run A:
// mac_array_4x4
module mac_array_4x4 (
    input wire clk,
    input wire rst_n,
    input wire en,
    input wire load_acc,
    input wire [15:0] a_in_0,
    input wire [15:0] a_in_1,
    input wire [15:0] a_in_2,
    input wire [15:0] a_in_3,
    input wire [15:0] b_in_0,
    input wire [15:0] b_in_1,
    input wire [15:0] b_in_2,
    input wire [15:0] b_in_3,
    input wire [511:0] partial_sum_init,
    output wire [31:0] result_0_0, result_0_1, result_0_2, result_0_3,
    output wire [31:0] result_1_0, result_1_1, result_1_2, result_1_3,
    output wire [31:0] result_2_0, result_2_1, result_2_2, result_2_3,
    output wire [31:0] result_3_0, result_3_1, result_3_2, result_3_3
);
For scale: about 22000 cells after synthesis, roughly 0.18 mm2 of cells after synthesis.
make LEC_CHECK=0 ABC_AREA=1 CAP_MARGIN=20 CELL_PAD_IN_SITES_GLOBAL_PLACEMENT=1 CORE_MARGIN=5 CORE_UTILIZATION=17 CTS_CLUSTER_DIAMETER=35 GPL_ROUTABILITY_DRIVEN=1 GPL_TIMING_DRIVEN=1 SETUP_SLACK_MARGIN=0.43 SLEW_MARGIN=20 finish   # period 17.7 ns
run.sh (not shown) runs the stock make flow with config.mk's settings and CLKGATE_MAP_FILE=.
--- input diff run A..run B ---
Settings: CTS_CLUSTER_DIAMETER no longer set, was 35; GPL_TIMING_DRIVEN no longer set, was 1; GPL_ROUTABILITY_DRIVEN no longer set, was 1; CORE_UTILIZATION now 72, was 17; CORE_MARGIN now 2, was 5; ABC_AREA no longer set, was 1; CELL_PAD_IN_SITES_GLOBAL_PLACEMENT no longer set, was 1; SETUP_SLACK_MARGIN no longer set, was 0.43; the clock period (ns, I/O delays scaled along) now 14.1, was 17.7.
==> results <==
The final reports for run B and run A show final cell count without fillers lower in the former. Run B ends up with higher headroom to the max-slew limit than run A does. Comparing area fraction in compound gates for run A and run B, the bigger number came from run A. Sort run A and run B by area share of buffers outside the clock network asc -> top: run A. Run B finished all stages; however, its layout fails the closing checks, the failures being setup timing.
The following lists how run C was set up differently from run B:
Settings: CORE_UTILIZATION changed from 72 to 64; CTS_CLUSTER_SIZE newly set to 99; the clock period (ns, I/O delays scaled along) changed from 14.1 to 22.4.
[summary]
Run C finished end to end and its layout was clean on timing, DRC and antenna.
Final critical-path share of the clock period delta for run C relative to run B: 24 points lower
Comparing logic area for run B and run C, the smaller number came from run C.
Delta(share of cell area taken by flip-flops and latches, run C - run B) > 0
The lower wire length came out of run C.
Post-route clock skew: run C higher than run B
> inputs changed (run C -> run D)
Settings: CTS_CLUSTER_SIZE no longer set, was 99; SETUP_SLACK_MARGIN now -1.35, previously not set; HOLD_SLACK_MARGIN now -0.1, previously not set; TNS_END_PERCENT now 5, previously not set; CORE_UTILIZATION now 58, was 64; the clock period (ns, I/O delays scaled along) now 14.5, was 22.4.
==> results <==
Row count, run D and run C: lower on run C
Run D vs run C, first-pass GRT wire length went up by 4.4%.
Final checks on run D, whose flow otherwise completed, came back failing, citing setup timing.
Die boundary height ended up 5.0% higher on run D than on run C.
In the route summary, run D ends up with a via count exceeding that of run C.
Minimum setup slack in the final design was higher in the run labelled run C.
Inputs modified between run D and run E:
Settings: removing TNS_END_PERCENT (formerly 5); removing SETUP_SLACK_MARGIN (formerly -1.35); changing CORE_UTILIZATION from 58 to 61; removing HOLD_SLACK_MARGIN (formerly -0.1); changing the clock period (ns, I/O delays scaled along) from 14.5 to 17.3.
==> results <==
- Between run D and run E, wire length after detailed routing is lower for run E, run D comes in above that.
- Compared with run D, run E shows a higher global-route usage over all layers.
- Relative to run D, the worst-margin pin slew of run E is lower by 0.043 ns.
- Run E reached the end of the flow, and the finished layout is clean on the timing, DRC and antenna checks.
- Run E vs. run D: die size decreased about 5%; endpoint arrival time on the critical path now sits higher.
- NOTE area of all placed cells without fillers run D->run E decreased slightly
